== run A ==
Design ICMS, start of the top module:
module ICMS(
    input CLK,
    input RST,
    input radar_echo,
    input scan_for_target,
    input [31:0] jet_speed,
    input [31:0] max_safe_distance,
    input [5:0] wind,
    input thunderstorm,
    input [1:0] visibility,
    input signed [7:0] temperature,
    output radar_pulse_trigger,
    output [31:0] distance_to_target,
    output safe_to_engage,
    output threat_detected,
    output emergency_landing_alert,
    output [1:0] ECSU_state,  
    output [1:0] ARTAU_state
);
Settings: LEC_CHECK=0, ABC_AREA=1, CAP_MARGIN=20, CORE_ASPECT_RATIO=0.5, CORE_MARGIN=2, CORE_UTILIZATION=72, CTS_CLUSTER_DIAMETER=396, CTS_CLUSTER_SIZE=97, SETUP_SLACK_MARGIN=3.39, SLEW_MARGIN=20, TNS_END_PERCENT=5; clock period 11.2 ns.
run.sh (not shown) runs the stock make flow with config.mk's settings and CLKGATE_MAP_FILE=.
As the logs show, run A stopped at global routing after a tool error, so it never reached the end of the flow.
Modified inputs, run B compared to run A
- clearing ABC_AREA, which used to be 1
- clearing CORE_ASPECT_RATIO, which used to be 0.5
- clearing SETUP_SLACK_MARGIN, which used to be 3.39
- clearing CTS_CLUSTER_SIZE, which used to be 97
- clearing CTS_CLUSTER_DIAMETER, which used to be 396
- swapping 72 for 58 in CORE_UTILIZATION
- clearing TNS_END_PERCENT, which used to be 5
- swapping 11.2 for 24.4 in the clock period (ns, I/O delays scaled along)
Notes after the runs:
From the logs: run B reached the end of the flow and failed the layout checks with negative setup slack.
Taking run A as 1.0, run B lands at 2.1 on total setup buffers inserted after CTS.
Die footprint was higher in the run labelled run B.
Run B vs run A: summed instance area of the synthesized netlist up in run B
In the metrics for run A and run B, the one carrying the lower last weighted congestion value of the routability-driven placer is run B.
--- input diff run B..run C ---
- CORE_UTILIZATION changed from 58 to 40
- the clock period (ns, I/O delays scaled along) changed from 24.4 to 30.0
==> results <==
Run C: flow completed, timing, DRC and antenna clean
Of run C and run B, it is run C that has the higher required arrival time at the worst endpoint.
Diff run B -> run C: floorplan die area has increased, global-route track usage on met2 has decreased, largest incremental delay on the critical path has increased, number of setup violations in the final report has decreased.
Compared to run B, run C has post-route minimum period 2.46 ns higher.
> inputs changed (run C -> run D)
- swapping 40 for 66 in CORE_UTILIZATION
- swapping 30.0 for 24.5 in the clock period (ns, I/O delays scaled along)
Results
- Compared to run C, run D has post-detailed-placement half-perimeter wirelength about 23% higher.
- Of run C and run D, the lower number of placed cells counting well taps belongs to run C.
- Comparing run D with run C, the area fraction in compound gates came out essentially unchanged.
- [run D] worst slack at placement fell 1.39 ns relative to run C
- Looking at area inside the core boundary, run D sits below run C.
- Of run C and run D, just one finished clean: run C.
What run E does differently from run D at the input level:
- swapping 66 for 71 in CORE_UTILIZATION
- swapping 24.5 for 29.0 in the clock period (ns, I/O delays scaled along)
Results
Having completed the whole flow, run E delivered a layout that passed the timing, design-rule and antenna checks.
Run D -> run E: post-synthesis share of cell area spent on full adders, half adders and majority gates delta 0, exact match
The number of rows created at floorplan reported for run E is smaller than that of run D by 2.

========
Starting RTL as in the previous note.
clock: 16.1 ns
lec_check: 0
abc_area: 1
cap_margin: 20
core_margin: 2
core_utilization: 58
cts_cluster_diameter: 237
place_density_lb_addon: 0.05
setup_slack_margin: 4.76
slew_margin: 20
tns_end_percent: 5
The baseline completed, yet does not pass: negative setup slack.
Then changed:
--- a/flow/config.mk
+++ b/flow/config.mk
@@ -11,4 +11,2 @@
-export CORE_UTILIZATION = 58
-export CTS_CLUSTER_DIAMETER = 237
-export PLACE_DENSITY_LB_ADDON = 0.05
-export SETUP_SLACK_MARGIN = 4.76
+export CORE_UTILIZATION = 66
+export CTS_CLUSTER_SIZE = 73
==> flow/constraint.sdc (replaced) <==
create_clock -name core_clock -period 19.1 [get_ports {CLK}]
set_input_delay 3.8200 -clock core_clock [delete_from_list [all_inputs] [get_ports {CLK}]]
set_output_delay 3.8200 -clock core_clock [all_outputs]
set_load 0.01 [all_outputs]
The new run finished with negative setup slack left.
Hold slack hardly moves.
Critical path depth came out higher by 4.
Synthesized area does not change.
Count of clock-buffer cells in the layout is unchanged.
Synthesized cell count stays the same.
Via count came out higher by 11%.
Final area came out higher by 4.0%.
Then changed:
--- a/flow/config.mk
+++ b/flow/config.mk
@@ -8 +7,0 @@
-export ABC_AREA = 1
@@ -12 +11 @@
-export CTS_CLUSTER_SIZE = 73
+export MAX_ROUTING_LAYER = met4
@@ -14 +12,0 @@
-export TNS_END_PERCENT = 5
==> flow/constraint.sdc (replaced) <==
create_clock -name core_clock -period 24.7 [get_ports {CLK}]
set_input_delay 4.9400 -clock core_clock [delete_from_list [all_inputs] [get_ports {CLK}]]
set_output_delay 4.9400 -clock core_clock [all_outputs]
set_load 0.01 [all_outputs]
What happened: The new run ended with an error in 5_1_grt (GRT-0232). Area after synthesis grows by a few percent. Die size grows by a few percent. Synthesized cell count shrinks by roughly a tenth.
Then changed:
--- a/flow/config.mk
+++ b/flow/config.mk
@@ -7,0 +8 @@
+export ABC_AREA = 1
@@ -10,2 +11,2 @@
-export CORE_UTILIZATION = 66
-export MAX_ROUTING_LAYER = met4
+export CORE_UTILIZATION = 58
+export CTS_CLUSTER_SIZE = 73
==> flow/constraint.sdc (replaced) <==
create_clock -name core_clock -period 23.5 [get_ports {CLK}]
set_input_delay 4.7000 -clock core_clock [delete_from_list [all_inputs] [get_ports {CLK}]]
set_output_delay 4.7000 -clock core_clock [all_outputs]
set_load 0.01 [all_outputs]
The new run finished with timing, DRC and antenna clean.
Synthesized cell count rose by 12%.
Area after synthesis came out lower by 4.0%.
Die area went up by 9.0%.
